==> flow/run.sh <==
#!/bin/bash
# the make line also repeats each setting of config.mk as NAME=value (left out here)
make -C /OpenROAD-flow-scripts/flow DESIGN_CONFIG=/design/flow/config.mk WORK_HOME=/design/flow/orfs CLKGATE_MAP_FILE= finish
==> flow/config.mk <==
export PLATFORM = sky130hd
export DESIGN_NAME = comp_mult_top
export DESIGN_NICKNAME = comp_mult_top
export VERILOG_FILES = /design/flow/design.v
export SDC_FILE = /design/flow/constraint.sdc
export NUM_CORES = 4
export LEC_CHECK = 0
export ABC_AREA = 0
export CAP_MARGIN = 20
export CORE_MARGIN = 2
export CORE_UTILIZATION = 69
export PLACE_DENSITY = 0.39
export SLEW_MARGIN = 20
==> flow/design.v <==
module unsigned_mult #(
parameter DWIDTH = 8  
)(
input  [  DWIDTH -1:0] op1    ,  
input  [  DWIDTH -1:0] op2    ,  
output [2*DWIDTH -1:0] result    
); 
assign result = op1 * op2;   
endmodule  
module signed_mult #(
parameter DWIDTH = 8  
)(
input  [  DWIDTH -1:0] op1    ,  
input  [  DWIDTH -1:0] op2    ,  
output [2*DWIDTH -1:0] result    
); 
wire   [  DWIDTH -1:0] abs_op1    ;   
wire   [  DWIDTH -1:0] abs_op2    ;   
wire   [2*DWIDTH -1:0] abs_result ;   
assign abs_op1 = op1[DWIDTH-1] ? (~op1 + 'd1) : op1;  
assign abs_op2 = op2[DWIDTH-1] ? (~op2 + 'd1) : op2;  
unsigned_mult #(
.DWIDTH (DWIDTH)  
)i_unsigned_mult_1(
 .op1    (abs_op1    ),  
 .op2    (abs_op2    ),  
 .result (abs_result )   
);  
assign result = (op1[DWIDTH-1] ^ op2[DWIDTH-1]) ? (~abs_result + 'd1) : abs_result; 
endmodule  
module comp_mult_1 #(
parameter DWIDTH = 8  
)(
input                              clk      ,  
input                              rst_n    ,  
input                              sw_rst   ,  
input                              op_val   ,  
output reg                         op_rdy   ,  
input      [      2*2*DWIDTH -1:0] op_data  ,  
output reg                         res_val  ,  
input                              res_rdy  ,  
output     [2*2*(DWIDTH + 1) -1:0] res_data    
); 
wire op_ld    ;  
reg  op_ld_d1 ;  
reg  op_ld_d2 ;  
reg  op_ld_d3 ;  
reg  op_ld_d4 ;  
reg  [  DWIDTH -1:0] x1 ;  
reg  [  DWIDTH -1:0] x2 ;  
reg  [  DWIDTH -1:0] y1 ;  
reg  [  DWIDTH -1:0] y2 ;  
reg  [  DWIDTH -1:0] mult_op1 ;  
reg  [  DWIDTH -1:0] mult_op2 ;  
wire [2*DWIDTH -1:0] prod     ;  
reg  [2*DWIDTH -1:0] prod_1_reg ;  
reg  [2*DWIDTH -1:0] prod_3_reg ;  
reg  [2*DWIDTH -1:0] xr         ;  
reg  [2*DWIDTH -1:0] yr         ;  
always @(posedge clk or negedge rst_n)
if(~rst_n)            op_rdy <= 1'b1 ; else
if(sw_rst)            op_rdy <= 1'b1 ; else
if(op_val & op_rdy)   op_rdy <= 1'b0 ; else 
if(res_val & res_rdy) op_rdy <= 1'b1 ; 
assign op_ld = op_val & op_rdy;
always @(posedge clk or negedge rst_n)
if(~rst_n) begin 
    op_ld_d1 <= 1'b0;
    op_ld_d2 <= 1'b0;
    op_ld_d3 <= 1'b0;
    op_ld_d4 <= 1'b0;
end else 
if(sw_rst) begin 
    op_ld_d1 <= 1'b0;
    op_ld_d2 <= 1'b0;
    op_ld_d3 <= 1'b0;
    op_ld_d4 <= 1'b0;
end else begin                        
    op_ld_d1 <= op_ld;     
    op_ld_d2 <= op_ld_d1;  
    op_ld_d3 <= op_ld_d2;  
    op_ld_d4 <= op_ld_d3;  
end 
always @(posedge clk or negedge rst_n)
if(~rst_n)    res_val <= 1'b0 ; else  
if(sw_rst)    res_val <= 1'b0 ; else  
if(op_ld_d4)  res_val <= 1'b1 ; else  
if(res_rdy)   res_val <= 1'b0 ;       
always @(posedge clk or negedge rst_n)
if(~rst_n) begin 
    x1 <= 'd0;
    y1 <= 'd0;
    x2 <= 'd0;
    y2 <= 'd0;
end else 
if(sw_rst) begin 
    x1 <= 'd0;
    y1 <= 'd0;
    x2 <= 'd0;
    y2 <= 'd0;
end else 
if(op_ld) begin                        
    x1 <= op_data[4*DWIDTH -1 -: DWIDTH]; 
    y1 <= op_data[3*DWIDTH -1 -: DWIDTH]; 
    x2 <= op_data[2*DWIDTH -1 -: DWIDTH]; 
    y2 <= op_data[1*DWIDTH -1 -: DWIDTH]; 
end 
always @(*)
casex({op_ld_d1, op_ld_d2, op_ld_d3, op_ld_d4})
4'b1xxx: mult_op1 = x1  ;
4'b01xx: mult_op1 = y1  ;
4'b001x: mult_op1 = x1  ;
4'b0001: mult_op1 = x2  ;
default: mult_op1 = 'd0 ;
endcase 
always @(*)
casex({op_ld_d1, op_ld_d2, op_ld_d3, op_ld_d4})
4'b1xxx: mult_op2 = x2  ;
4'b01xx: mult_op2 = y2  ;
4'b001x: mult_op2 = y2  ;
4'b0001: mult_op2 = y1  ;
default: mult_op2 = 'd0 ;
endcase
signed_mult #(
.DWIDTH (DWIDTH)  
) i_signed_mult (
 .op1    (mult_op1),  
 .op2    (mult_op2),  
 .result (prod    )   
);  
always @(posedge clk or negedge rst_n)
if(~rst_n)   prod_1_reg <= 'b0 ; else 
if(sw_rst)   prod_1_reg <= 'b0 ; else 
if(op_ld_d1) prod_1_reg <= prod;           
always @(posedge clk or negedge rst_n)
if(~rst_n)   xr <= 'b0              ; else 
if(sw_rst)   xr <= 'b0              ; else 
if(op_ld_d2) xr <= prod_1_reg - prod;      
always @(posedge clk or negedge rst_n)
if(~rst_n)   prod_3_reg <= 'b0 ; else 
if(sw_rst)   prod_3_reg <= 'b0 ; else 
if(op_ld_d3) prod_3_reg <= prod;           
always @(posedge clk or negedge rst_n)
if(~rst_n)   yr <= 'b0              ; else 
if(sw_rst)   yr <= 'b0              ; else 
if(op_ld_d4) yr <= prod_3_reg + prod;       
assign res_data = {{{'d2{xr[2*DWIDTH-1]}},xr},
                   {{'d2{yr[2*DWIDTH-1]}},yr}};  
endmodule  
module comp_mult_2 #(
parameter DWIDTH = 8  
)(
input                              clk      ,  
input                              rst_n    ,  
input                              sw_rst   ,  
input                              op_val   ,  
output reg                         op_rdy   ,  
input      [      2*2*DWIDTH -1:0] op_data  ,  
output reg                         res_val  ,  
input                              res_rdy  ,  
output     [2*2*(DWIDTH + 1) -1:0] res_data    
); 
wire op_ld    ;  
reg  op_ld_d1 ;  
reg  op_ld_d2 ;  
reg  [  DWIDTH -1:0] x1 ;  
reg  [  DWIDTH -1:0] x2 ;  
reg  [  DWIDTH -1:0] y1 ;  
reg  [  DWIDTH -1:0] y2 ;  
wire [  DWIDTH -1:0] mult0_op2 ;  
wire [  DWIDTH -1:0] mult1_op2 ;  
wire [2*DWIDTH -1:0] prod1 ;  
wire [2*DWIDTH -1:0] prod2 ;  
reg  [ 2*DWIDTH-1:0] xr ;  
reg  [ 2*DWIDTH-1:0] yr ;  
always @(posedge clk or negedge rst_n)
if(~rst_n)            op_rdy <= 1'b1 ; else
if(sw_rst)            op_rdy <= 1'b1 ; else
if(op_val & op_rdy)   op_rdy <= 1'b0 ; else 
if(res_val & res_rdy) op_rdy <= 1'b1 ; 
assign op_ld = op_val & op_rdy;
always @(posedge clk or negedge rst_n)
if(~rst_n) begin 
    op_ld_d1 <= 1'b0;
    op_ld_d2 <= 1'b0;
end else 
if(sw_rst) begin 
    op_ld_d1 <= 1'b0;
    op_ld_d2 <= 1'b0;
end else begin                        
    op_ld_d1 <= op_ld; 
    op_ld_d2 <= op_ld_d1; 
end 
always @(posedge clk or negedge rst_n)
if(~rst_n)    res_val <= 1'b0 ; else  
if(sw_rst)    res_val <= 1'b0 ; else  
if(op_ld_d2)  res_val <= 1'b1 ; else  
if(res_rdy)   res_val <= 1'b0 ;       
always @(posedge clk or negedge rst_n)
if(~rst_n) begin 
    x1 <= 'd0;
    y1 <= 'd0;
    x2 <= 'd0;
    y2 <= 'd0;
end else 
if(sw_rst) begin 
    x1 <= 'd0;
    y1 <= 'd0;
    x2 <= 'd0;
    y2 <= 'd0;
end else 
if(op_ld) begin                        
    x1 <= op_data[4*DWIDTH -1 -: DWIDTH]; 
    y1 <= op_data[3*DWIDTH -1 -: DWIDTH]; 
    x2 <= op_data[2*DWIDTH -1 -: DWIDTH]; 
    y2 <= op_data[1*DWIDTH -1 -: DWIDTH]; 
end 
assign mult0_op2 = op_ld_d1 ? x2 : y2 ;  
assign mult1_op2 = op_ld_d1 ? y2 : x2 ;  
signed_mult #(
.DWIDTH (DWIDTH)  
)i_signed_mult_0(
 .op1    (x1        ),  
 .op2    (mult0_op2 ),  
 .result (prod1     )   
);  
signed_mult #(
.DWIDTH (DWIDTH)  
)i_signed_mult_1(
 .op1    (y1        ),  
 .op2    (mult1_op2 ),  
 .result (prod2     )   
);  
always @(posedge clk or negedge rst_n)
if(~rst_n)   xr <= 'b0             ; else 
if(sw_rst)   xr <= 'b0             ; else 
if(op_ld_d1) xr <= prod1 - prod2 ;       
always @(posedge clk or negedge rst_n)
if(~rst_n)   yr <= 'b0           ; else 
if(sw_rst)   yr <= 'b0           ; else 
if(op_ld_d2) yr <= prod1 + prod2 ;       
assign res_data = {{{'d2{xr[2*DWIDTH-1]}},xr},
                   {{'d2{yr[2*DWIDTH-1]}},yr}};  
endmodule  
module comp_mult_4 #(
parameter DWIDTH = 8  
)(
input                              clk      ,  
input                              rst_n    ,  
input                              sw_rst   ,  
input                              op_val   ,  
output reg                         op_rdy   ,  
input      [      2*2*DWIDTH -1:0] op_data  ,  
output reg                         res_val  ,  
input                              res_rdy  ,  
output     [2*2*(DWIDTH + 1) -1:0] res_data    
); 
wire op_ld;  
wire [  DWIDTH -1:0] x1 ;  
wire [  DWIDTH -1:0] x2 ;  
wire [  DWIDTH -1:0] y1 ;  
wire [  DWIDTH -1:0] y2 ;  
wire [2*DWIDTH -1:0] prod1  ;  
wire [2*DWIDTH -1:0] prod2  ;  
wire [2*DWIDTH -1:0] prod3  ;  
wire [2*DWIDTH -1:0] prod4  ;  
reg  [2*DWIDTH-1 :0] xr ;  
reg  [2*DWIDTH-1 :0] yr ;  
always @(posedge clk or negedge rst_n)
if(~rst_n)            op_rdy <= 1'b1 ; else
if(sw_rst)            op_rdy <= 1'b1 ; else
if(op_val & op_rdy)   op_rdy <= 1'b0 ; else 
if(res_rdy)           op_rdy <= 1'b1 ; 
assign op_ld = op_val & op_rdy;
always @(posedge clk or negedge rst_n)
if(~rst_n)              res_val <= 1'b0 ; else  
if(sw_rst)              res_val <= 1'b0 ; else  
if(op_ld)               res_val <= 1'b1 ; else  
if(res_rdy)             res_val <= 1'b0 ;       
assign x1 = op_data[4*DWIDTH -1 -: DWIDTH]; 
assign y1 = op_data[3*DWIDTH -1 -: DWIDTH]; 
assign x2 = op_data[2*DWIDTH -1 -: DWIDTH]; 
assign y2 = op_data[1*DWIDTH -1 -: DWIDTH]; 
signed_mult #(
.DWIDTH (DWIDTH)  
)i_signed_mult_0(
 .op1    (x1     ),  
 .op2    (x2     ),  
 .result (prod1  )   
);  
signed_mult #(
.DWIDTH (DWIDTH)  
)i_signed_mult_1(
 .op1    (x1     ),  
 .op2    (y2     ),  
 .result (prod2  )   
);  
signed_mult #(
.DWIDTH (DWIDTH)  
)i_signed_mult_2(
 .op1    (x2     ),  
 .op2    (y1     ),  
 .result (prod3  )   
);  
signed_mult #(
.DWIDTH (DWIDTH)  
)i_signed_mult_3(
 .op1    (y1     ),  
 .op2    (y2     ),  
 .result (prod4  )   
);  
always @(posedge clk or negedge rst_n)
if(~rst_n)   xr <= 'b0           ; else 
if(sw_rst)   xr <= 'b0           ; else 
if(op_ld)    xr <= prod1 - prod4 ;       
always @(posedge clk or negedge rst_n)
if(~rst_n)   yr <= 'b0           ; else 
if(sw_rst)   yr <= 'b0           ; else 
if(op_ld)    yr <= prod2 + prod3 ;       
assign res_data = {{{'d2{xr[2*DWIDTH-1]}},xr},
                   {{'d2{yr[2*DWIDTH-1]}},yr}};  
endmodule  
module comp_mult_wrapper #(
parameter DWIDTH  = 8 ,  
parameter NO_MULT = 4    
)(
input                          clk      ,  
input                          rst_n    ,  
input                          sw_rst   ,  
input                          op_val   ,  
output                         op_rdy   ,  
input  [      2*2*DWIDTH -1:0] op_data  ,  
output                         res_val  ,  
input                          res_rdy  ,  
output [2*2*(DWIDTH + 1) -1:0] res_data    
); 
generate 
    if(NO_MULT == 4) begin : GEN_4_MULTS
        comp_mult_4 #(
        .DWIDTH (DWIDTH)  
        )i_comp_mult_4 (
        .clk      (clk      ),  
        .rst_n    (rst_n    ),  
        .sw_rst   (sw_rst   ),  
        .op_val   (op_val   ),  
        .op_rdy   (op_rdy   ),  
        .op_data  (op_data  ),  
        .res_val  (res_val  ),  
        .res_rdy  (res_rdy  ),  
        .res_data (res_data )   
        ); 
    end
    else if(NO_MULT == 2) begin : GEN_2_MULTS
        comp_mult_2 #(
        .DWIDTH (DWIDTH)  
        )i_comp_mult_2 (
        .clk      (clk      ),  
        .rst_n    (rst_n    ),  
        .sw_rst   (sw_rst   ),  
        .op_val   (op_val   ),  
        .op_rdy   (op_rdy   ),  
        .op_data  (op_data  ),  
        .res_val  (res_val  ),  
        .res_rdy  (res_rdy  ),  
        .res_data (res_data )   
        ); 
    end else if(NO_MULT == 1) begin : GEN_1_MULT
        comp_mult_1 #(
        .DWIDTH (DWIDTH)  
        )i_comp_mult_1 (
        .clk      (clk      ),  
        .rst_n    (rst_n    ),  
        .sw_rst   (sw_rst   ),  
        .op_val   (op_val   ),  
        .op_rdy   (op_rdy   ),  
        .op_data  (op_data  ),  
        .res_val  (res_val  ),  
        .res_rdy  (res_rdy  ),  
        .res_data (res_data )   
        ); 
    end
    else begin : ERROR
        initial begin 
            $display("%M ERROR: Invalid number of multipliers, NO_MULT should be 1, 2 or 4 \n");
            $stop;
        end 
    end 
endgenerate 
endmodule  
module comp_mult_top #(
parameter NO_MULT   = 4     ,  
parameter APB_BADDR = 0     ,  
parameter SYS_AW    = 16    ,  
parameter REG_DW    = 16       
)(
input                    clk         ,  
input                    rst_n       ,  
input      [ SYS_AW-1:0] apb_paddr   ,  
input                    apb_psel    ,  
input                    apb_penable ,  
input                    apb_pwrite  ,  
input      [REG_DW -1:0] apb_pwdata  ,  
output                   apb_pready  ,  
output reg [REG_DW -1:0] apb_prdata  ,  
output reg               apb_pslverr ,  
output reg               mem_ce      ,  
output reg               mem_we      ,  
output reg [SYS_AW -1:0] mem_addr    ,  
output reg [     8 -1:0] mem_wr_data ,  
input      [     8 -1:0] mem_rd_data    
);
localparam DWIDTH = 8 ;
localparam IDLE   = 2'b00;  
localparam RD_OPS = 2'b01;  
localparam WORK   = 2'b10;  
localparam WR_RES = 2'b11;  
reg  [       REG_DW -1:0] op1_addr      ;  
reg  [       REG_DW -1:0] op2_addr      ;  
reg  [       REG_DW -1:0] res_addr      ;  
reg  [       REG_DW -1:0] no_op         ;  
reg  [       REG_DW -1:0] cfg_start     ;  
reg  [       REG_DW -1:0] sts_stop      ;  
wire                      wr_op1_addr   ;  
wire                      wr_op2_addr   ;  
wire                      wr_res_addr   ;  
wire                      wr_no_op      ;  
wire                      wr_cfg_start  ;  
wire                      wr_sts_stop   ;  
wire                      rd_sts_stop   ;  
wire                      rd_sts_state  ;  
wire                      sel_regs      ;  
reg                       op_val        ;  
wire                      op_rdy        ;  
wire [   2*2*DWIDTH -1:0] op_data       ;  
wire                      res_val       ;  
reg                       res_rdy       ;  
wire [2*2*(DWIDTH+1)-1:0] res_data      ;  
wire                      set_res_rdy   ;  
reg  [     3*DWIDTH -1:0] data_reg      ;  
reg  [            2 -1:0] sts_cstate    ;  
wire                      start         ;  
wire                      sw_rst        ;  
wire                      byte_rd_done  ;  
wire                      byte_wr_done  ;  
wire                      finish        ;  
wire                      next_op       ;  
reg                       mem_ce_d      ;  
reg                       mem_we_d      ;  
wire                      set_mem_ce    ;  
wire                      set_mem_we    ;  
reg  [            3 -1:0] byte_cnt      ;  
reg  [       REG_DW -1:0] op_cnt        ;  
comp_mult_wrapper #(
.DWIDTH  (DWIDTH  ),  
.NO_MULT (NO_MULT )   
) i_comp_mult_wrapper (
.clk      (clk     ),  
.rst_n    (rst_n   ),  
.sw_rst   (sw_rst  ),  
.op_val   (op_val  ),  
.op_rdy   (op_rdy  ),  
.op_data  (op_data ),  
.res_val  (res_val ),  
.res_rdy  (res_rdy ),  
.res_data (res_data)   
); 
assign apb_pready = 1'b1;  
assign wr_op1_addr  = apb_psel & apb_penable &  apb_pwrite & (apb_paddr == APB_BADDR + 0); 
assign wr_op2_addr  = apb_psel & apb_penable &  apb_pwrite & (apb_paddr == APB_BADDR + 1); 
assign wr_res_addr  = apb_psel & apb_penable &  apb_pwrite & (apb_paddr == APB_BADDR + 2); 
assign wr_no_op     = apb_psel & apb_penable &  apb_pwrite & (apb_paddr == APB_BADDR + 3); 
assign wr_cfg_start = apb_psel & apb_penable &  apb_pwrite & (apb_paddr == APB_BADDR + 4); 
assign wr_sts_stop  = apb_psel & apb_penable &  apb_pwrite & (apb_paddr == APB_BADDR + 5);  
assign rd_sts_stop  = apb_psel & apb_penable & ~apb_pwrite & (apb_paddr == APB_BADDR + 5);  
assign rd_sts_state = apb_psel & apb_penable & ~apb_pwrite & (apb_paddr == APB_BADDR + 6);  
assign sel_regs = wr_op1_addr  |
                  wr_op2_addr  |
                  wr_res_addr  |
                  wr_no_op     |
                  wr_cfg_start |
                  wr_sts_stop  |
                  rd_sts_stop  |
                  rd_sts_state ;
always @(posedge clk or negedge rst_n)
if(~rst_n)        apb_pslverr <= 'd0         ; else   
if(apb_pslverr)   apb_pslverr <= 'd0         ; else   
if(apb_penable)   apb_pslverr <= ~sel_regs   ;        
always @(posedge clk or negedge rst_n)
if(~rst_n)          op1_addr  <= 'd0            ; else  
if(wr_op1_addr)     op1_addr  <= apb_pwdata     ; else  
if(byte_rd_done)    op1_addr  <= op1_addr + 'd2 ;
always @(posedge clk or negedge rst_n)
if(~rst_n)          op2_addr  <= 'd0            ; else  
if(wr_op2_addr)     op2_addr  <= apb_pwdata     ; else  
if(byte_rd_done)    op2_addr  <= op2_addr + 'd2 ;
always @(posedge clk or negedge rst_n)
if(~rst_n)          res_addr  <= 'd0            ; else  
if(wr_res_addr)     res_addr  <= apb_pwdata     ; else  
if(byte_wr_done)    res_addr  <= res_addr + 'd6 ;
always @(posedge clk or negedge rst_n)
if(~rst_n)          no_op     <= 'd0            ; else  
if(wr_no_op)        no_op     <= apb_pwdata     ;       
always @(posedge clk or negedge rst_n)              
if(~rst_n)          cfg_start <= 'd0            ; else  
if(~sw_rst & start) cfg_start <= 'd0            ; else  
if(wr_cfg_start)    cfg_start <= apb_pwdata     ;       
always @(posedge clk or negedge rst_n)        
if(~rst_n)          sts_stop  <= 'd0            ; else  
if(wr_sts_stop)     sts_stop  <= apb_pwdata     ; else  
if(finish)          sts_stop  <= {{REG_DW-1{1'b0}}, 1'b1} ;  
always @(posedge clk or negedge rst_n)
if(~rst_n)          apb_prdata <= 'd0                            ; else  
if(rd_sts_stop)     apb_prdata <= sts_stop                       ; else  
if(rd_sts_state)    apb_prdata <= {{REG_DW-2{1'b0}}, sts_cstate} ;       
assign start  = cfg_start[0] & (no_op > 'd0);
assign sw_rst = cfg_start[1];
always @(posedge clk or negedge rst_n)
if(~rst_n) 
    sts_cstate <= IDLE;      
else if(sw_rst) 
    sts_cstate <= IDLE; 
else begin 
    case(sts_cstate)
        IDLE    : if(start)                 
                    sts_cstate <= RD_OPS;   
                  else
                    sts_cstate <= IDLE;
        RD_OPS  : if(byte_rd_done)  
                    sts_cstate <= WORK;     
                  else 
                    sts_cstate <= RD_OPS;
        WORK    : if(res_val)
                    sts_cstate <= WR_RES;   
                  else 
                    sts_cstate <= WORK;
        default : if(finish) 
                    sts_cstate <= IDLE;     
                  else if(next_op)
                    sts_cstate <= RD_OPS;   
                  else 
                    sts_cstate <= WR_RES;
    endcase 
end   
assign byte_rd_done = (sts_cstate == RD_OPS) & (byte_cnt == 3'd3);   
assign byte_wr_done = (sts_cstate == WR_RES) & (byte_cnt == 3'd5);   
assign next_op      = byte_wr_done & (op_cnt != (no_op - 'd1));      
assign finish       = byte_wr_done & (op_cnt == (no_op - 'd1));      
always @(posedge clk or negedge rst_n)
if(~rst_n)          byte_cnt <= 3'd0            ; else  
if(byte_rd_done)    byte_cnt <= 3'd0            ; else  
if(byte_wr_done)    byte_cnt <= 3'd0            ; else  
if(mem_ce)          byte_cnt <= byte_cnt + 3'd1 ;       
always @(posedge clk or negedge rst_n)
if(~rst_n)          op_cnt <= 'd0          ; else  
if(finish)          op_cnt <= 'd0          ; else  
if(next_op)         op_cnt <= op_cnt + 'd1 ;       
always @(posedge clk or negedge rst_n)
if(~rst_n)          op_val <= 1'b0; else   
if(byte_rd_done)    op_val <= 1'b1; else   
if(op_val & op_rdy) op_val <= 1'b0;        
always @(posedge clk or negedge rst_n)
if(~rst_n)          data_reg <= 'd0; else   
if(mem_ce_d & ~mem_we_d) begin              
    case(byte_cnt)
        3'b001 :    data_reg[3*DWIDTH-1 : 2*DWIDTH] <= mem_rd_data;  
        3'b010 :    data_reg[2*DWIDTH-1 : 1*DWIDTH] <= mem_rd_data;  
        3'b011 :    data_reg[1*DWIDTH-1 : 0       ] <= mem_rd_data;  
        default:    data_reg                        <= data_reg; 
    endcase 
end 
assign op_data = {data_reg, mem_rd_data};  
assign set_res_rdy = (sts_cstate == WR_RES) & (byte_cnt == 3'd4);  
always @(posedge clk or negedge rst_n)
if(~rst_n)       res_rdy <= 1'b0; else   
if(set_res_rdy)  res_rdy <= 1'b1; else   
if(byte_wr_done) res_rdy <= 1'b0;        
always @(*) 
    if(sts_cstate == RD_OPS)
        if(byte_cnt < 3'd2) mem_addr = op1_addr + byte_cnt       ; else  
                            mem_addr = op2_addr + byte_cnt - 'd2 ;       
    else  
                            mem_addr = res_addr + byte_cnt;              
always @(*)
    case(byte_cnt)
        3'b000  : mem_wr_data <= res_data[25:18];           
        3'b001  : mem_wr_data <= res_data[33:26];           
        3'b010  : mem_wr_data <= {6'd0, res_data[35:34]};   
        3'b011  : mem_wr_data <= res_data[ 7:0 ];           
        3'b100  : mem_wr_data <= res_data[15:8 ];           
        default : mem_wr_data <= {6'd0, res_data[17:16]};   
    endcase 
assign set_mem_ce = ((sts_cstate == IDLE)   & start   ) |   
                    ((sts_cstate == WR_RES) & next_op ) |   
                    ((sts_cstate == WORK)   & res_val ) ;   
always @(posedge clk or negedge rst_n)
if(~rst_n)        mem_ce <= 1'b0; else  
if(set_mem_ce)    mem_ce <= 1'b1; else  
if(byte_rd_done | byte_wr_done) 
                  mem_ce <= 1'b0;       
assign set_mem_we = (sts_cstate == WORK) & res_val;  
always @(posedge clk or negedge rst_n)
if(~rst_n)        mem_we <= 1'b0; else     
if(set_mem_we)    mem_we <= 1'b1; else     
if(byte_wr_done)  mem_we <= 1'b0;          
always @(posedge clk or negedge rst_n)
if(~rst_n) mem_ce_d <= 1'b0   ; else       
if(sw_rst) mem_ce_d <= 1'b0   ; else       
           mem_ce_d <= mem_ce ;        
always @(posedge clk or negedge rst_n)    
if(~rst_n) mem_we_d <= 1'b0   ; else       
if(sw_rst) mem_we_d <= 1'b0   ; else       
           mem_we_d <= mem_we ;
endmodule  
==> flow/constraint.sdc <==
create_clock -name core_clock -period 5.37 [get_ports {clk}]
set_input_delay 1.0740 -clock core_clock [delete_from_list [all_inputs] [get_ports {clk}]]
set_output_delay 1.0740 -clock core_clock [all_outputs]
set_load 0.01 [all_outputs]
==> results of run 1 <==
[layer usage]
metal / GRT usage / vias up
met4: 0.2687 / 0
met5: 0 / -
li1: - / 9162
met3: 0.06609 / 689
met2: 0.7174 / 1756
met1: 0.4577 / 10340
[final cells by class]
cell class / instances / area [µm²] / share of cell area
Clock inverter: 14 / 161.4 / 0.005884
Clock buffer: 18 / 439.2 / 0.01601
Multi-Input combinational cell: 1922 / 16600 / 0.6053
Timing Repair Buffer: 485 / 4009 / 0.1461
Sequential cell: 184 / 4606 / 0.1679
Inverter: 291 / 1111 / 0.04050
Tap cell: 396 / 495.5 / 0.01806
Antenna cell: 2 / 5.005 / 0.0001824
[per-stage QoR]
step                      hold WS [ps]  setup WS (ps)
after floorplan                  437.6          -1771
final                            450.3          -2339
after detailed placement         430.9          -2615
after global placement           426.1          -2364
after global routing             468.1          -2337
after CTS                        444.5          -1677
[repair_timing]
action / in CTS / in global routing
pin swaps: 98 / 47
resized: 141 / 109
buffers inserted: 25 / 19
endpoints found under the setup margin: 25 / 27
==> flow report, run 1 <==
RUN STATUS
---------------------------------------------------------------------------------
Status                                                               complete, but fails checks
Violated checks                                                      setup timing

CLOCK TREE
---------------------------------------------------------------------------------
Register clock-pin slew on the reported worst setup and hold paths          80 ps
TritonCTS clock tree                                                         done
Clock Sink Count                                                              184
Clock insertion delay at the later pin of the skew report                  460 ps
Number of buffers created by CTS                                               17
CTS max path bufs                                                               2
Buffer cell driving the clock tree root                                 clkbuf_16
Maximum level of the CTS H-tree                                                 4
Hold-fix buffer count after cts                                                 0

SYNTHESIS
---------------------------------------------------------------------------------
Unique masters post-synth                                                      85
Synth flops                                                                   184
Area fraction in compound gates after synthesis                            0.1445
Cell type contributing the most total cell area after synthesis           dfrtp_1
Net count entering floorplan                                                 2918
Async S/R FF share, synth                                                   1.000
Synth Seq Share                                                            0.2154
Dominant synthesized flop cell                                            dfrtp_1
Post-synthesis xor/xnor area fraction                                      0.1034
Mapped cell area                                                      0.02138 mm²
Yosys simple share                                                         0.1650
Synthesized instance count                                                   2497
Synth top area share                                                       0.2141
Top logic family                                                      adder cells
Top cells by count, synth                                            331 x nor2_1, 291 x inv_1, 227 x ha_1, 183 x dfrtp_1, 178 x nand2_1
Syn_area_per_cell                                                       8.564 µm²
Area fraction in full adders, half adders and majority gates               0.2723
Most frequent cell after synthesis                                         nor2_1
Synth mux share                                                           0.02885
Post-synth EDFFs                                                                0
Top cells by area                                                    dfrtp_1 21%, fa_1 14%, ha_1 13%
# Cells Yosys                                                                2497
Yosys warnings                                                                  2
Area of the synthesized netlist per yosys stat                        0.02138 mm²

FINAL TIMING
---------------------------------------------------------------------------------
Worst relative slew slack                                                  0.3024
Count of pins over their slew limit                                             0
Final Hold Fails                                                                0
RSZ-0062 raised after global routing                                          yes
Post-route worst setup slack                                             -2339 ps
Slew at the pin with the worst max-slew slack                             1041 ps
Setup-failing EPs final                                                        23
Final cycle utilization of the critical path                                1.436
Worst Clk Skew                                                           11.47 ps
Total negative setup slack                                              -31810 ps
Peak clock frequency supported by timing                                129.7 MHz
Minimum clock period after layout                                         7709 ps

SETUP PATH
---------------------------------------------------------------------------------
Worst flop-to-flop path startpoint                                   data_reg[16]$_DFFE_PN0P_
Worst setup path startpoint                                          mem_rd_data[5]
Cell family with most CP delay                                        adder cells
Crit. path cell count                                                          25
Classification of the worst setup path                               primary input to register
Required time of the critical path                                        5710 ps
Crit path arrival time                                                    8050 ps
Worst path max stage delay                                                 760 ps
Slack of the worst reg-to-reg path                                       -2250 ps
CP Capture Type                                                          register
CP Max Fanout                                                                   6
Total buffers and inverters traversed by the critical path                      5
Most used cell along the critical path                                       fa_1
Slowest stage cell on the critical path                                      fa_1
Path depth of the worst reg2reg path                                           27
Critical path launch point type                                      primary input

LAYOUT
---------------------------------------------------------------------------------
Fin util                                                                   0.8968
Fill count                                                                   1341
Count of nets after finishing                                                3322
Non-filler cells in the finished layout                                      3312
Synth-to-Final Area Change                                                 28.28%
Layout Cell Area excl Fill                                            0.02743 mm²

FLOORPLAN
---------------------------------------------------------------------------------
Placeable Area                                                        0.03059 mm²
Fp util                                                                    0.6991
Width of the die                                                         180.0 µm
IO Pins                                                                        89
Height of the die                                                        180.0 µm
Number of placement rows                                                       64
Chip area                                                             0.03242 mm²

GRT
---------------------------------------------------------------------------------
Maximum number of pins on one net before global-route repair                   97
Overall fraction of global-route tracks in use                             0.4076
Total gr overflow                                                               0
First-pass GRT wire length                                               106.2 mm
Antenna violations before repair                                                3
Vias in the first global route                                              21290

PLACEMENT
---------------------------------------------------------------------------------
Number of buffer cells added on primary ports                                  87
Routability cong.                                                          0.9418
Number of placed instances with taps included                                3238
Post-detailed-placement half-perimeter wirelength                        47.82 mm
Post-place instance area                                              0.02549 mm²

ROUTE
---------------------------------------------------------------------------------
Sum of met2 wire segment lengths after detailed routing                  36.26 mm
Top routing layer used                                                       met4
Total wirelength of the detailed-routed design                           78.18 mm
Wirelength per Cell                                                      23.61 µm
Antenna-violating nets left                                                     0
Post-DR vias/cell                                                           6.628
Violation tally from detailed-route iteration zero                           2492
Met1 layer wirelength in the final routing                               25.42 mm
Via total after detailed routing                                            21950
DRC viols                                                                       0
DRT Pass-1 Iters                                                               14
WL met3                                                                  8.296 mm

POWER
---------------------------------------------------------------------------------
Register share of total power                                               0.221
Comb power frac                                                             0.569
Power Total                                                               6288 µW
Power attributed to sequential cells                                      1390 µW
Power dissipated in the clock network                                     1320 µW
Top contributor to total power                                       combinational logic
Combinational group power                                                 3580 µW
Cell Int Power                                                            3818 µW
Clock Power Share                                                           0.210
Worst voltage drop across the vdd grid                                0.0002766 V
Power density relative to cell area                                  229.2 mW/mm²
Net switching power figure                                                2470 µW
Leakage                                                                0.01358 µW
Switching share of power                                                   0.3928

HOLD PATH
---------------------------------------------------------------------------------
Worst Hold Class                                                     register to register
Worst Hold End                                                       apb_pslverr$_DFF_PN0_
Number of cells traversed by the worst hold path                                1
Launch instance of the worst min-delay path                          apb_pslverr$_DFF_PN0_

RUN
---------------------------------------------------------------------------------
Number of OpenROAD warnings                                                    46
Total of max-cap violations                                                     0

==> run 2: changes to the inputs <==
- CAP_MARGIN: 20 -> 25
- CORE_UTILIZATION: 69 -> 65
- CTS_CLUSTER_SIZE: not set -> 40
- GPL_ROUTABILITY_DRIVEN: not set -> 0
- GPL_TIMING_DRIVEN: not set -> 1
- HOLD_SLACK_MARGIN: not set -> 0.19
- PLACE_DENSITY: 0.39 -> not set
- clock period: 5.37 -> 6.71 ns (I/O delays scaled with it)
==> run 2 against run 1 <==
Still fails the layout checks on setup timing. Sequential power is about 20% lower. Largest cell class unchanged. Setup slack gained 1700 ps. Non-clock buffer count is 92 lower. Combinational power is 36% lower. Worst hold slack worse by 16 ps. Global-route usage down 5.2 points.
==> flow report, run 2 <==
GRT
---------------------------------------------------------------------------------
Overall fraction of global-route tracks in use                             0.3555
Antenna violations before repair                                                0
Total gr overflow                                                               0
First-pass GRT wire length                                               96.09 mm
Vias in the first global route                                              19550
Maximum number of pins on one net before global-route repair                   98

SETUP PATH
---------------------------------------------------------------------------------
Worst flop-to-flop path startpoint                                   data_reg[9]$_DFFE_PN0P_
Worst path max stage delay                                                 560 ps
Worst setup path startpoint                                          mem_rd_data[2]
Total buffers and inverters traversed by the critical path                      8
Crit. path cell count                                                          30
Path depth of the worst reg2reg path                                           25
Slowest stage cell on the critical path                                      fa_1
Critical path launch point type                                      primary input
Cell family with most CP delay                                        adder cells
Classification of the worst setup path                               primary input to register
CP Max Fanout                                                                   4
CP Capture Type                                                          register
Slack of the worst reg-to-reg path                                        -470 ps
Required time of the critical path                                        7060 ps
Crit path arrival time                                                    7730 ps

FLOORPLAN
---------------------------------------------------------------------------------
Chip area                                                             0.03437 mm²
Height of the die                                                        185.4 µm
Fp util                                                                    0.6589
Placeable Area                                                        0.03245 mm²
IO Pins                                                                        89
Number of placement rows                                                       66
Width of the die                                                         185.4 µm

SYNTHESIS
---------------------------------------------------------------------------------
# Cells Yosys                                                                2497
Synth Seq Share                                                            0.2154
Synth flops                                                                   184
Cell type contributing the most total cell area after synthesis           dfrtp_1
Synth mux share                                                           0.02885
Area fraction in full adders, half adders and majority gates               0.2723
Yosys simple share                                                         0.1650
Top logic family                                                      adder cells
Syn_area_per_cell                                                       8.564 µm²
Dominant synthesized flop cell                                            dfrtp_1
Area fraction in compound gates after synthesis                            0.1445
Area of the synthesized netlist per yosys stat                        0.02138 mm²
Top cells by count, synth                                            331 x nor2_1, 291 x inv_1, 227 x ha_1, 183 x dfrtp_1, 178 x nand2_1
Post-synth EDFFs                                                                0
Most frequent cell after synthesis                                         nor2_1
Unique masters post-synth                                                      85
Synthesized instance count                                                   2497
Mapped cell area                                                      0.02138 mm²
Async S/R FF share, synth                                                   1.000
Top cells by area                                                    dfrtp_1 21%, fa_1 14%, ha_1 13%
Net count entering floorplan                                                 2918
Synth top area share                                                       0.2141
Yosys warnings                                                                  2
Post-synthesis xor/xnor area fraction                                      0.1034

POWER
---------------------------------------------------------------------------------
Cell Int Power                                                            2816 µW
Clock Power Share                                                           0.235
Power attributed to sequential cells                                      1110 µW
Net switching power figure                                                1639 µW
Worst voltage drop across the vdd grid                                0.0001920 V
Top contributor to total power                                       combinational logic
Power density relative to cell area                                  170.4 mW/mm²
Combinational group power                                                 2300 µW
Leakage                                                                0.01297 µW
Switching share of power                                                   0.3679
Register share of total power                                               0.250
Comb power frac                                                             0.515
Power dissipated in the clock network                                     1050 µW

HOLD PATH
---------------------------------------------------------------------------------
Worst Hold End                                                       apb_pslverr$_DFF_PN0_
Number of cells traversed by the worst hold path                                1
Worst Hold Class                                                     register to register
Launch instance of the worst min-delay path                          apb_pslverr$_DFF_PN0_

ROUTE
---------------------------------------------------------------------------------
Post-DR vias/cell                                                           5.847
DRC viols                                                                       0
Wirelength per Cell                                                      18.31 µm
DRT Pass-1 Iters                                                                7
Violation tally from detailed-route iteration zero                           1401
Total wirelength of the detailed-routed design                           59.78 mm
Antenna diodes                                                                  0
Via total after detailed routing                                            19080
Antenna-violating nets left                                                     0

FINAL TIMING
---------------------------------------------------------------------------------
Worst Clk Skew                                                           10.73 ps
Total negative setup slack                                               -5787 ps
Slew at the pin with the worst max-slew slack                            941.7 ps
Hold Slack                                                               434.6 ps
Final Hold Fails                                                                0
Count of pins over their slew limit                                             0
Final cycle utilization of the critical path                                1.100
Post-route worst setup slack                                            -672.9 ps
Minimum clock period after layout                                         7383 ps
Setup-failing EPs final                                                        13
RSZ-0062 raised after global routing                                          yes
Peak clock frequency supported by timing                                135.4 MHz
Worst relative slew slack                                                  0.3722

LAYOUT
---------------------------------------------------------------------------------
Fin util                                                                   0.8056
Count of nets after finishing                                                3230
Synth-to-Final Area Change                                                 22.26%

CLOCK TREE
---------------------------------------------------------------------------------
Maximum level of the CTS H-tree                                                 4
TritonCTS clock tree                                                         done
Clock Sink Count                                                              184
Number of buffers created by CTS                                               17
CTS max path bufs                                                               2
Clock insertion delay at the later pin of the skew report                  460 ps
Hold-fix buffer count after cts                                                 0
Buffer cell driving the clock tree root                                 clkbuf_16
Register clock-pin slew on the reported worst setup and hold paths          80 ps

PLACEMENT
---------------------------------------------------------------------------------
Number of buffer cells added on primary ports                                  87
Post-detailed-placement half-perimeter wirelength                        46.69 mm

RUN STATUS
---------------------------------------------------------------------------------
Status                                                               complete, but fails checks
Violated checks                                                      setup timing

RUN
---------------------------------------------------------------------------------
Total of max-cap violations                                                     0
Number of OpenROAD warnings                                                    46

[run 2: metrics by stage]
stage | std cells | cell area [µm²] | setup slack, ps | power [µW]
floorplan | 2497 | 21760 | -698.9 | 2370
detailed placement | 3208 | 24890 | -1409 | 3256
global placement | 3207 | 24880 | -1259 | 3188
finish | 3264 | 26150 | -672.9 | 4454
global route | 3264 | 26150 | -940.8 | 4735
CTS | 3255 | 25800 | -580.9 | 4352
[run 2: area by class of cell]
cell class                      instances  area, µm²
Multi-Input combinational cell       1922      16050
Fill cell                            2225       6309
Sequential cell                       184       4606
Timing Repair Buffer                  393       3236
Inverter                              291       1095
Tap cell                              442      553.0
Clock buffer                           17      425.4
Clock inverter                         15      182.7
[run 2: what timing repair did]
action / 4_1_cts / 5_1_grt
hold endpoints to repair: 0 / 0
gates resized: 70 / 57
cloned: 0 / 0
buffers inserted: 18 / 14
pin swaps: 66 / 71
endpoints found under the setup margin: 18 / 18
[run 2: layer usage]
layer,up-vias,global-route usage,wire length (µm)
met4,0,0.2257,3859
met3,176,0.04109,3219
met5,-,0,0
met1,9262,0.4155,23460
met2,652,0.6210,29240
li1,8994,-,-
==> run 3: changes to the inputs <==
- ABC_AREA: 0 -> not set
- CAP_MARGIN: 25 -> 20
- CORE_UTILIZATION: 65 -> 58
- CTS_CLUSTER_SIZE: 40 -> not set
- GPL_ROUTABILITY_DRIVEN: 0 -> not set
- GPL_TIMING_DRIVEN: 1 -> not set
- HOLD_SLACK_MARGIN: 0.19 -> not set
- SETUP_SLACK_MARGIN: not set -> 0.24
- clock period: 6.71 -> 4.97 ns (I/O delays scaled with it)
==> run 3 against run 2 <==
The layout still fails its checks (setup timing). Sequential power increased by 35%. Setup slack got worse by 1400 ps. Critical path depth decreased by 2. Clock skew up 11 ps. Final cell count rose by 5.4%. Largest cell class unchanged. Non-clock buffer count up 149. Count of clock-buffer cells in the layout rose by 1. Core utilization shrank 3.0 points. Wire length grew 4.2%. Die size rose by 12%. Via count up 2.5%. Worst hold slack improved by 4.0 ps.
==> flow report, run 3 <==
RUN STATUS
---------------------------------------------------------------------------------
Status                                                               complete, but fails checks
Violated checks                                                      setup timing

FLOORPLAN
---------------------------------------------------------------------------------
Height of the die                                                        196.0 µm
IO Pins                                                                        89
Width of the die                                                         196.0 µm
Fp util                                                                    0.5869
Chip area                                                             0.03842 mm²
Placeable Area                                                        0.03643 mm²
Number of placement rows                                                       70

SYNTHESIS
---------------------------------------------------------------------------------
Area fraction in compound gates after synthesis                            0.1445
Unique masters post-synth                                                      85
Post-synth EDFFs                                                                0
Top cells by area                                                    dfrtp_1 21%, fa_1 14%, ha_1 13%
Synth flops                                                                   184
Synthesized instance count                                                   2497
Area of the synthesized netlist per yosys stat                        0.02138 mm²
# Cells Yosys                                                                2497
Dominant synthesized flop cell                                            dfrtp_1
Mapped cell area                                                      0.02138 mm²
Cell type contributing the most total cell area after synthesis           dfrtp_1
Top logic family                                                      adder cells
Post-synthesis xor/xnor area fraction                                      0.1034
Area fraction in full adders, half adders and majority gates               0.2723
Yosys warnings                                                                  2
Synth top area share                                                       0.2141
Top cells by count, synth                                            331 x nor2_1, 291 x inv_1, 227 x ha_1, 183 x dfrtp_1, 178 x nand2_1
Synth mux share                                                           0.02885
Yosys simple share                                                         0.1650
Synth Seq Share                                                            0.2154
Async S/R FF share, synth                                                   1.000
Net count entering floorplan                                                 2918
Syn_area_per_cell                                                       8.564 µm²
Most frequent cell after synthesis                                         nor2_1

CLOCK TREE
---------------------------------------------------------------------------------
Buffer cell driving the clock tree root                                 clkbuf_16
TritonCTS clock tree                                                         done
Hold-fix buffer count after cts                                                 0
Maximum level of the CTS H-tree                                                 4
Register clock-pin slew on the reported worst setup and hold paths          80 ps
Number of buffers created by CTS                                               17
CTS max path bufs                                                               2
Clock Sink Count                                                              184
Clock insertion delay at the later pin of the skew report                  480 ps

FINAL TIMING
---------------------------------------------------------------------------------
Hold Slack                                                               438.6 ps
Worst Clk Skew                                                           21.92 ps
Final Hold Fails                                                                0
Minimum clock period after layout                                         7049 ps
Slew at the pin with the worst max-slew slack                             1001 ps
Count of pins over their slew limit                                             0
Setup-failing EPs final                                                        24
Peak clock frequency supported by timing                                141.9 MHz
Final cycle utilization of the critical path                                1.418
Post-route worst setup slack                                             -2079 ps
Worst relative slew slack                                                  0.3326
RSZ-0062 raised after global routing                                          yes

SETUP PATH
---------------------------------------------------------------------------------
Critical path launch point type                                      primary input
Total buffers and inverters traversed by the critical path                      6
Required time of the critical path                                        5320 ps
Worst flop-to-flop path startpoint                                   data_reg[0]$_DFFE_PN0P_
CP Max Fanout                                                                   4
Cell family with most CP delay                                        adder cells
Crit path arrival time                                                    7400 ps
Classification of the worst setup path                               primary input to register
CP Capture Type                                                          register
Slowest stage cell on the critical path                                    or4b_4
Slack of the worst reg-to-reg path                                       -2010 ps
Path depth of the worst reg2reg path                                           30
Worst setup path startpoint                                          mem_rd_data[0]
Most used cell along the critical path                                       fa_1
Crit. path cell count                                                          28
Worst path max stage delay                                                 600 ps

GRT
---------------------------------------------------------------------------------
Overall fraction of global-route tracks in use                             0.3269
Maximum number of pins on one net before global-route repair                  107
Antenna violations before repair                                                1
Vias in the first global route                                              19950
Total gr overflow                                                               0
First-pass GRT wire length                                               100.1 mm

ROUTE
---------------------------------------------------------------------------------
Antenna diodes                                                                  0
Post-DR vias/cell                                                           5.685
Total wirelength of the detailed-routed design                           62.30 mm
Violation tally from detailed-route iteration zero                           1115
DRC viols                                                                       0
Antenna-violating nets left                                                     0
DRT Pass-1 Iters                                                                5
Via total after detailed routing                                            19550
Wirelength per Cell                                                      18.12 µm

PLACEMENT
---------------------------------------------------------------------------------
Routability cong.                                                          0.9304
Post-detailed-placement half-perimeter wirelength                        47.10 mm
Post-place instance area                                              0.02570 mm²
Setup slack after placement                                              -2806 ps
Number of buffer cells added on primary ports                                  87

LAYOUT
---------------------------------------------------------------------------------
Fill count                                                                   2590
Synth-to-Final Area Change                                                 32.16%
Fin util                                                                   0.7757
Layout Cell Area excl Fill                                            0.02826 mm²
Count of nets after finishing                                                3379

POWER
---------------------------------------------------------------------------------
Worst voltage drop across the vdd grid                                0.0002743 V
Register share of total power                                               0.220
Power Total                                                               6831 µW
Top contributor to total power                                       combinational logic
Leakage                                                                0.01392 µW
Net switching power figure                                                2525 µW
Comb power frac                                                             0.571
Combinational group power                                                 3900 µW
Power attributed to sequential cells                                      1500 µW
Power density relative to cell area                                  241.7 mW/mm²
Switching share of power                                                   0.3696
Power dissipated in the clock network                                     1430 µW
Clock Power Share                                                           0.209
Cell Int Power                                                            4306 µW

RUN
---------------------------------------------------------------------------------
Number of OpenROAD warnings                                                    48
Total of max-cap violations                                                     0

HOLD PATH
---------------------------------------------------------------------------------
Worst Hold Class                                                     register to register
Launch instance of the worst min-delay path                          apb_pslverr$_DFF_PN0_
Number of cells traversed by the worst hold path                                1
Worst Hold End                                                       apb_pslverr$_DFF_PN0_

## run 3: metal layers
metal / track usage / wire length (µm) / vias up
met5: 0 / 12 / -
met3: 0.04160 / 3164 / 158
met2: 0.5834 / 30850 / 610
li1: - / - / 9297
met1: 0.3918 / 25010 / 9485
met4: 0.1560 / 3263 / 2
## run 3: layout make-up
cell class / instances / area, µm² / area share
clock buffers: 18 / 429.2 / 0.01519
repair buffers: 542 / 4494 / 0.1590
well taps: 468 / 585.6 / 0.02072
clock inverters: 14 / 170.2 / 0.006021
multi-input cells: 1922 / 16860 / 0.5966
inverters: 291 / 1116 / 0.03949
flip-flops and latches: 184 / 4607 / 0.1630
## run 3: stage by stage
step                      cells  setup TNS [ps]
after floorplan            2497          -29270
after global placement     3320          -49650
after detailed placement   3320          -52140
after CTS                  3410          -29360
after global routing       3439          -37370
final                      3439          -32190
## run 3: timing repair
item / CTS / global route
gates cloned: 0 / 0
buffers inserted: 58 / 28
gates resized: 214 / 126
pin swaps: 118 / 121
setup endpoints to repair: 32 / 34
==> run 4: changes to the inputs <==
- ABC_AREA: not set -> 1
- CORE_UTILIZATION: 58 -> 71
- CTS_CLUSTER_DIAMETER: not set -> 28
- PLACE_DENSITY_LB_ADDON: not set -> 0.27
- SETUP_SLACK_MARGIN: 0.24 -> 0.16
- clock period: 4.97 -> 6.87 ns (I/O delays scaled with it)
==> run 4 against run 3 <==
The layout still fails its checks (setup timing). Final cell count is 20% higher. Total power is 63% lower. Highest routed layer unchanged. Sequential cell count stayed put. Clock power is 26% lower. Sequential share of layout area hardly changed. Die size is 11% lower. Largest power group is now sequential cells.
==> flow report, run 4 <==
FINAL TIMING
---------------------------------------------------------------------------------
Slew at the pin with the worst max-slew slack                             1219 ps
RSZ-0062 raised after global routing                                          yes
Post-route worst setup slack                                            -396.9 ps
Peak clock frequency supported by timing                                137.6 MHz
Setup-failing EPs final                                                         8
Worst Clk Skew                                                           14.68 ps
Worst relative slew slack                                                  0.1868
Final cycle utilization of the critical path                                1.058
Minimum clock period after layout                                         7267 ps
Count of pins over their slew limit                                             0
Hold Slack                                                               490.4 ps
Total negative setup slack                                               -1385 ps
Final Hold Fails                                                                0

LAYOUT
---------------------------------------------------------------------------------
Count of nets after finishing                                                4087
Synth-to-Final Area Change                                                 22.07%
Layout Cell Area excl Fill                                            0.02829 mm²
Non-filler cells in the finished layout                                      4121
Seq. cell area                                                       0.004611 mm²
Fill count                                                                   1726
Combinational cell area excluding buffers and inverters               0.01699 mm²

SYNTHESIS
---------------------------------------------------------------------------------
Top logic family                                                     simple AND/OR/NAND/NOR gates
Cell type contributing the most total cell area after synthesis           dfrtp_1
Dominant synthesized flop cell                                            dfrtp_1
Post-synthesis xor/xnor area fraction                                     0.05442
Yosys warnings                                                                  2
Synth Seq Share                                                            0.1987
Syn_area_per_cell                                                       6.883 µm²
Synth top area share                                                       0.1976
Area fraction in compound gates after synthesis                            0.1013
Synthesized instance count                                                   3367
Mapped cell area                                                      0.02318 mm²
Top cells by count, synth                                            809 x nand2_1, 696 x inv_1, 346 x nor2_1, 227 x ha_1, 183 x dfrtp_1
Net count entering floorplan                                                 3788
Synth mux share                                                         0.0004859
Post-synth EDFFs                                                                0
Area fraction in full adders, half adders and majority gates               0.2513
Unique masters post-synth                                                      59
Synth flops                                                                   184
# Cells Yosys                                                                3367
Most frequent cell after synthesis                                        nand2_1
Top cells by area                                                    dfrtp_1 20%, nand2_1 13%, fa_1 13%
Yosys simple share                                                         0.2683
Area of the synthesized netlist per yosys stat                        0.02318 mm²
Async S/R FF share, synth                                                   1.000

SETUP PATH
---------------------------------------------------------------------------------
Path depth of the worst reg2reg path                                           34
Most used cell along the critical path                                    nand2_2
Total buffers and inverters traversed by the critical path                     10
Required time of the critical path                                        7190 ps
Crit path arrival time                                                    7590 ps
Classification of the worst setup path                               primary input to register
Worst setup path startpoint                                          mem_rd_data[0]
Worst flop-to-flop path startpoint                                   data_reg[18]$_DFFE_PN0P_
Worst path max stage delay                                                 570 ps
Slack of the worst reg-to-reg path                                        -230 ps
Cell family with most CP delay                                        adder cells
Crit. path cell count                                                          37
CP Max Fanout                                                                   4
Slowest stage cell on the critical path                                      fa_1
Critical path launch point type                                      primary input
CP Capture Type                                                          register

CLOCK TREE
---------------------------------------------------------------------------------
Number of buffers created by CTS                                               17
Clock insertion delay at the later pin of the skew report                  470 ps
Register clock-pin slew on the reported worst setup and hold paths          90 ps
TritonCTS clock tree                                                         done
CTS max path bufs                                                               2
Clock Sink Count                                                              184
Maximum level of the CTS H-tree                                                 4
Buffer cell driving the clock tree root                                 clkbuf_16

GRT
---------------------------------------------------------------------------------
Antenna violations before repair                                                1
Vias in the first global route                                              24300
Overall fraction of global-route tracks in use                             0.4346
Maximum number of pins on one net before global-route repair                   95
Total gr overflow                                                               0
First-pass GRT wire length                                               116.5 mm

POWER
---------------------------------------------------------------------------------
Power Total                                                               2529 µW
Power density relative to cell area                                  89.40 mW/mm²
Cell Int Power                                                            1741 µW
Register share of total power                                               0.428
Clock Power Share                                                           0.418
Net switching power figure                                               788.7 µW
Combinational group power                                                  389 µW
Power attributed to sequential cells                                      1080 µW
Power dissipated in the clock network                                     1060 µW
Comb power frac                                                             0.154
Switching share of power                                                   0.3118
Top contributor to total power                                       sequential cells
Leakage                                                                0.01539 µW
Worst voltage drop across the vdd grid                                0.0001575 V

PLACEMENT
---------------------------------------------------------------------------------
Number of placed instances with taps included                                4037
Routability cong.                                                          0.9991
Post-place instance area                                              0.02621 mm²
Number of buffer cells added on primary ports                                  87
Post-detailed-placement half-perimeter wirelength                        56.34 mm

ROUTE
---------------------------------------------------------------------------------
Via total after detailed routing                                            25400
Wirelength per Cell                                                      19.72 µm
Total wirelength of the detailed-routed design                           81.29 mm
DRC viols                                                                       0
DRT Pass-1 Iters                                                               16
Antenna-violating nets left                                                     0
Post-DR vias/cell                                                           6.162
Antenna diodes                                                                  0
Violation tally from detailed-route iteration zero                           2894

RUN STATUS
---------------------------------------------------------------------------------
Status                                                               complete, but fails checks
Violated checks                                                      setup timing

HOLD PATH
---------------------------------------------------------------------------------
Worst Hold Class                                                     register to register
Launch instance of the worst min-delay path                          apb_prdata[8]$_DFFE_PN0P_
Worst Hold End                                                       apb_prdata[8]$_DFFE_PN0P_
Number of cells traversed by the worst hold path                                2

FLOORPLAN
---------------------------------------------------------------------------------
Placeable Area                                                        0.03237 mm²
IO Pins                                                                        89
Number of placement rows                                                       66
Fp util                                                                    0.7159
Chip area                                                             0.03410 mm²
Height of the die                                                        184.7 µm
Width of the die                                                         184.7 µm

RUN
---------------------------------------------------------------------------------
Number of OpenROAD warnings                                                    43
Total of max-cap violations                                                     0

## run 4: metal layers
metal	global-route usage	wire length (µm)	up-vias
met1	0.4921	27160	11690
met4	0.3254	8181	2
met3	0.09267	8993	682
met5	0	8	-
met2	0.7233	36940	1886
li1	-	-	11140
## run 4: repair_timing
action | 4_1_cts | 5_1_grt
resized | 85 | 224
buffers inserted | 23 | 29
setup endpoints to repair | 19 | 18
pin swaps | 61 | 117
hold buffers | 0 | 0
## run 4: final cells by class
class                      instances  share of cell area
multi-input combinational       2418              0.6006
sequential                       184              0.1630
timing repair buffer             342              0.1002
inverter                         703             0.09482
tap                              442             0.01955
clock buffer                      17             0.01504
clock inverter                    15            0.006855
## run 4: through the flow
stage	util	setup WS [ps]
2_1_floorplan	-	69.40
6_report	0.8740	-396.9
3_3_place_gp	0.8096	-607.7
4_1_cts	0.8408	161.6
3_5_place_dp	0.8096	-887.4
5_1_grt	0.8740	-514.8
==> run 5: changes to the inputs <==
- ABC_AREA: 1 -> not set
- CORE_UTILIZATION: 71 -> 72
- CTS_CLUSTER_DIAMETER: 28 -> not set
- CTS_CLUSTER_SIZE: not set -> 51
- PLACE_DENSITY_LB_ADDON: 0.27 -> 0.0
- SETUP_SLACK_MARGIN: 0.16 -> 0.42
- clock period: 6.87 -> 7.49 ns (I/O delays scaled with it)
==> run 5 against run 4 <==
Still fails the layout checks on setup timing. Total power up 59%. Synthesized cell count down 26%. Count of clock-buffer cells in the layout unchanged. Clock skew up 8.7 ps. Clock power down 6%. Largest cell class unchanged.
==> flow report, run 5 <==
SETUP PATH
---------------------------------------------------------------------------------
Required time of the critical path                                        7840 ps
Path depth of the worst reg2reg path                                           26
Crit path arrival time                                                    8160 ps
Most used cell along the critical path                                      buf_4
Total buffers and inverters traversed by the critical path                      8
Worst flop-to-flop path startpoint                                   data_reg[2]$_DFFE_PN0P_
Slowest stage cell on the critical path                                      fa_1
Critical path launch point type                                      primary input
Cell family with most CP delay                                        adder cells
Classification of the worst setup path                               primary input to register
Worst path max stage delay                                                 560 ps
Crit. path cell count                                                          31
Slack of the worst reg-to-reg path                                        -110 ps
CP Max Fanout                                                                   4
Worst setup path startpoint                                          mem_rd_data[0]
CP Capture Type                                                          register

ROUTE
---------------------------------------------------------------------------------
Via total after detailed routing                                            19720
Antenna-violating nets left                                                     0
DRT Pass-1 Iters                                                                8
Wirelength per Cell                                                      20.08 µm
Total wirelength of the detailed-routed design                           62.90 mm
Antenna diodes                                                                  0
Post-DR vias/cell                                                           6.295
Violation tally from detailed-route iteration zero                           1678
DRC viols                                                                       0

SYNTHESIS
---------------------------------------------------------------------------------
Area of the synthesized netlist per yosys stat                        0.02138 mm²
Mapped cell area                                                      0.02138 mm²
Net count entering floorplan                                                 2918
Synth top area share                                                       0.2141
Dominant synthesized flop cell                                            dfrtp_1
# Cells Yosys                                                                2497
Yosys simple share                                                         0.1650
Area fraction in full adders, half adders and majority gates               0.2723
Top cells by area                                                    dfrtp_1 21%, fa_1 14%, ha_1 13%
Area fraction in compound gates after synthesis                            0.1445
Post-synth EDFFs                                                                0
Synth flops                                                                   184
Syn_area_per_cell                                                       8.564 µm²
Synth Seq Share                                                            0.2154
Async S/R FF share, synth                                                   1.000
Post-synthesis xor/xnor area fraction                                      0.1034
Most frequent cell after synthesis                                         nor2_1
Yosys warnings                                                                  2
Top cells by count, synth                                            331 x nor2_1, 291 x inv_1, 227 x ha_1, 183 x dfrtp_1, 178 x nand2_1
Cell type contributing the most total cell area after synthesis           dfrtp_1
Synthesized instance count                                                   2497
Unique masters post-synth                                                      85
Top logic family                                                      adder cells
Synth mux share                                                           0.02885

GRT
---------------------------------------------------------------------------------
Maximum number of pins on one net before global-route repair                   67
Grt peak-use layer                                                           met2
Global-route track usage on met1                                           0.4728
Overall fraction of global-route tracks in use                             0.4054
Global-route track usage on met3                                          0.06202
First-pass GRT wire length                                               99.94 mm
Antenna violations before repair                                                0
Total gr overflow                                                               0
Vias in the first global route                                              20070
Grt met2 use                                                               0.6928

FINAL TIMING
---------------------------------------------------------------------------------
Worst Clk Skew                                                           23.34 ps
Worst relative slew slack                                                  0.1805
RSZ-0062 raised after global routing                                          yes
Final cycle utilization of the critical path                                1.043
Post-route worst setup slack                                            -322.0 ps
Minimum clock period after layout                                         7812 ps
Final Hold Fails                                                                0
Peak clock frequency supported by timing                                128.0 MHz
Setup-failing EPs final                                                         5
Slew at the pin with the worst max-slew slack                             1220 ps
Total negative setup slack                                              -786.3 ps
Count of pins over their slew limit                                             0

POWER
---------------------------------------------------------------------------------
Comb power frac                                                             0.505
Leakage                                                                0.01259 µW
Net switching power figure                                                1536 µW
Power attributed to sequential cells                                       997 µW
Cell Int Power                                                            2486 µW
Power density relative to cell area                                  157.5 mW/mm²
Worst voltage drop across the vdd grid                                0.0001891 V
Clock Power Share                                                           0.247
Combinational group power                                                 2030 µW
Register share of total power                                               0.248
Switching share of power                                                   0.3819
Top contributor to total power                                       combinational logic
Power dissipated in the clock network                                      994 µW

HOLD PATH
---------------------------------------------------------------------------------
Launch instance of the worst min-delay path                          apb_pslverr$_DFF_PN0_
Worst Hold End                                                       apb_pslverr$_DFF_PN0_
Number of cells traversed by the worst hold path                                1
Worst Hold Class                                                     register to register

CLOCK TREE
---------------------------------------------------------------------------------
Clock Sink Count                                                              184
Maximum level of the CTS H-tree                                                 4
Register clock-pin slew on the reported worst setup and hold paths          90 ps
Number of buffers created by CTS                                               17
CTS max path bufs                                                               2
Hold-fix buffer count after cts                                                 0
Buffer cell driving the clock tree root                                 clkbuf_16
Clock insertion delay at the later pin of the skew report                  470 ps
TritonCTS clock tree                                                         done

FLOORPLAN
---------------------------------------------------------------------------------
Height of the die                                                        176.3 µm
Number of placement rows                                                       63
Fp util                                                                    0.7273
Chip area                                                             0.03109 mm²
IO Pins                                                                        89
Width of the die                                                         176.3 µm
Placeable Area                                                        0.02940 mm²

PLACEMENT
---------------------------------------------------------------------------------
Routability cong.                                                          0.9487
Number of buffer cells added on primary ports                                  87
Post-detailed-placement half-perimeter wirelength                        45.62 mm

LAYOUT
---------------------------------------------------------------------------------
Fill count                                                                   1559
Fin util                                                                   0.8683
Synth-to-Final Area Change                                                 19.38%
Count of nets after finishing                                                3151

RUN STATUS
---------------------------------------------------------------------------------
Status                                                               complete, but fails checks
Violated checks                                                      setup timing

RUN
---------------------------------------------------------------------------------
Number of OpenROAD warnings                                                    44
Total of max-cap violations                                                     0

==> run 5: per-stage QoR <==
| step | cell area [µm²] | power (µW) | instances | setup slack, ps | hold WS, ps |
|---|---|---|---|---|---|
| after floorplan | 21750 | 2120 | 2497 | -74.97 | 437.6 |
| after global placement | 24090 | 2696 | 3062 | -636.9 | 420.8 |
| after detailed placement | 24090 | 2772 | 3062 | -797.3 | 422.2 |
| after CTS | 25190 | 3859 | 3123 | 28.49 | 433.7 |
| after global routing | 25530 | 4224 | 3133 | -434.0 | 453.0 |
| final | 25530 | 4022 | 3133 | -322.0 | 437.8 |
==> run 5: final cells by class <==
type,count,area [µm²],share of cell area
Multi-Input combinational cell,1922,16060,0.6290
Tap cell,390,488.0,0.01911
Timing Repair Buffer,314,2636,0.1033
Clock inverter,15,221.5,0.008675
Inverter,291,1095,0.04288
Sequential cell,184,4606,0.1804
Clock buffer,17,425.4,0.01666
==> run 5: per-layer routing <==
metal	vias up	wire, µm
met3	316	4656
met2	1007	30160
li1	8837	-
met5	-	0
met4	0	5035
met1	9561	23050
==> run 5: repair_timing <==
item                                    CTS  global route
setup buffers                            29            10
gates resized                            80            56
pin swaps                                64            47
endpoints found under the setup margin   16            14
==> run 6: changes to the inputs <==
- ABC_AREA: not set -> 1
- CTS_CLUSTER_SIZE: 51 -> 72
- PLACE_DENSITY_LB_ADDON: 0.0 -> 0.25
- SETUP_SLACK_MARGIN: 0.42 -> not set
- clock period: 7.49 -> 8.02 ns (I/O delays scaled with it)
==> run 6 against run 5 <==
The run now finishes clean. Cell area up 0.76%. Sequential share of layout area down 0.14 points. Core utilization down 5.5 points. Combinational power down 88%. Setup slack better by 610 ps. Final cell count up 25%. Synthesized cell count up 35%. Wire length up 12%. First-iteration DRC count up 39%. Register-to-register slack better by 480 ps. Largest cell class unchanged.
==> flow report, run 6 <==
SETUP PATH
---------------------------------------------------------------------------------
Slowest stage cell on the critical path                                      fa_1
Required time of the critical path                                        8400 ps
Most used cell along the critical path                                      inv_1
Cell family with most CP delay                                        adder cells
Crit path arrival time                                                    8110 ps
Critical path launch point type                                      primary input
Crit. path cell count                                                          40
Slack of the worst reg-to-reg path                                         370 ps
Worst flop-to-flop path startpoint                                   data_reg[0]$_DFFE_PN0P_
Worst path max stage delay                                                 550 ps
Worst setup path startpoint                                          mem_rd_data[0]
Total buffers and inverters traversed by the critical path                     11
Path depth of the worst reg2reg path                                           38
CP Capture Type                                                          register
CP Max Fanout                                                                   5
Classification of the worst setup path                               primary input to register

SYNTHESIS
---------------------------------------------------------------------------------
Yosys warnings                                                                  2
Synth Seq Share                                                            0.1987
Synth flops                                                                   184
Top logic family                                                     simple AND/OR/NAND/NOR gates
# Cells Yosys                                                                3367
Post-synth EDFFs                                                                0
Dominant synthesized flop cell                                            dfrtp_1
Yosys simple share                                                         0.2683
Top cells by area                                                    dfrtp_1 20%, nand2_1 13%, fa_1 13%
Async S/R FF share, synth                                                   1.000
Net count entering floorplan                                                 3788
Top cells by count, synth                                            809 x nand2_1, 696 x inv_1, 346 x nor2_1, 227 x ha_1, 183 x dfrtp_1
Area of the synthesized netlist per yosys stat                        0.02318 mm²
Synth top area share                                                       0.1976
Cell type contributing the most total cell area after synthesis           dfrtp_1
Area fraction in full adders, half adders and majority gates               0.2513
Most frequent cell after synthesis                                        nand2_1
Syn_area_per_cell                                                       6.883 µm²
Mapped cell area                                                      0.02318 mm²
Synth mux share                                                         0.0004859
Post-synthesis xor/xnor area fraction                                     0.05442
Area fraction in compound gates after synthesis                            0.1013
Unique masters post-synth                                                      59
Synthesized instance count                                                   3367

HOLD PATH
---------------------------------------------------------------------------------
Number of cells traversed by the worst hold path                                2
Worst Hold Class                                                     register to register

CLOCK TREE
---------------------------------------------------------------------------------
CTS max path bufs                                                               2
Hold-fix buffer count after cts                                                 0
# Post-CTS Setup Buffers                                                        0
TritonCTS clock tree                                                         done
Maximum level of the CTS H-tree                                                 4
Clock Sink Count                                                              184
Register clock-pin slew on the reported worst setup and hold paths          90 ps
Clock insertion delay at the later pin of the skew report                  480 ps
Number of buffers created by CTS                                               17
Cts repair resizes                                                              0
Buffer cell driving the clock tree root                                 clkbuf_16

ROUTE
---------------------------------------------------------------------------------
Antenna diodes                                                                  0
Post-DR vias/cell                                                           5.952
Violation tally from detailed-route iteration zero                           2325
Total wirelength of the detailed-routed design                           70.65 mm
DRC viols                                                                       0
Antenna-violating nets left                                                     0
DRT Pass-1 Iters                                                                9
Via total after detailed routing                                            23250
Wirelength per Cell                                                      18.09 µm

FLOORPLAN
---------------------------------------------------------------------------------
Fp util                                                                    0.7326
Chip area                                                             0.03364 mm²
IO Pins                                                                        89
Height of the die                                                        183.4 µm
Number of placement rows                                                       65
Placeable Area                                                        0.03164 mm²
Width of the die                                                         183.4 µm

FINAL TIMING
---------------------------------------------------------------------------------
Worst Clk Skew                                                           19.18 ps
Count of pins over their slew limit                                             0
Post-route worst setup slack                                             289.3 ps
Peak clock frequency supported by timing                                129.4 MHz
Worst relative slew slack                                                  0.3805
Final Hold Fails                                                                0
Slew at the pin with the worst max-slew slack                            926.5 ps
Hold Slack                                                               493.6 ps
Final cycle utilization of the critical path                               0.9639
Setup-failing EPs final                                                         0
Minimum clock period after layout                                         7731 ps

GRT
---------------------------------------------------------------------------------
Maximum number of pins on one net before global-route repair                  128
Antenna violations before repair                                                0
Vias in the first global route                                              22890
First-pass GRT wire length                                               112.8 mm
Total gr overflow                                                               0
Overall fraction of global-route tracks in use                             0.4241

POWER
---------------------------------------------------------------------------------
Cell Int Power                                                            1498 µW
Combinational group power                                                  241 µW
Switching share of power                                                   0.2849
Power dissipated in the clock network                                      925 µW
Power density relative to cell area                                  81.44 mW/mm²
Net switching power figure                                               596.8 µW
Power attributed to sequential cells                                       928 µW
Leakage                                                                0.01441 µW
Register share of total power                                               0.443
Clock Power Share                                                           0.442
Top contributor to total power                                       sequential cells
Comb power frac                                                             0.115
Power Total                                                               2095 µW
Worst voltage drop across the vdd grid                                0.0001728 V

RUN
---------------------------------------------------------------------------------
Total of max-cap violations                                                     0
Number of OpenROAD warnings                                                    43

PLACEMENT
---------------------------------------------------------------------------------
Setup slack after placement                                             -244.4 ps
Number of buffer cells added on primary ports                                  87
Post-detailed-placement half-perimeter wirelength                        55.04 mm
Routability cong.                                                           1.011

RUN STATUS
---------------------------------------------------------------------------------
Status                                                               finished clean

LAYOUT
---------------------------------------------------------------------------------
Synth-to-Final Area Change                                                 10.99%
Count of nets after finishing                                                3912
Fin util                                                                   0.8131

-- run 6: final cells by class --
class	instances	area, µm²
Multi-Input combinational cell	2418	15850
Fill cell	2186	5913
Clock buffer	19	442.9
Inverter	703	2641
Sequential cell	184	4606
Tap cell	402	503.0
Timing Repair Buffer	167	1509
Clock inverter	13	175.2
-- run 6: routing by layer --
metal	global-route usage	share of wire	up-vias
li1	-	-	10790
met1	0.4868	0.37	10830
met2	0.7146	0.47	1251
met3	0.08281	0.082	375
met4	0.2970	0.081	0
met5	0	0	-
-- run 6: stage by stage --
stage / cells / instance area, µm² / TNS [ps]
detailed placement: 3873 / 24900 / -1546
CTS: 3905 / 25510 / 0
global route: 3906 / 25720 / -17.23
finish: 3906 / 25720 / 0
floorplan: 3367 / 23180 / 0
global placement: 3873 / 24900 / 0
Power and IR drop assume default switching activity.
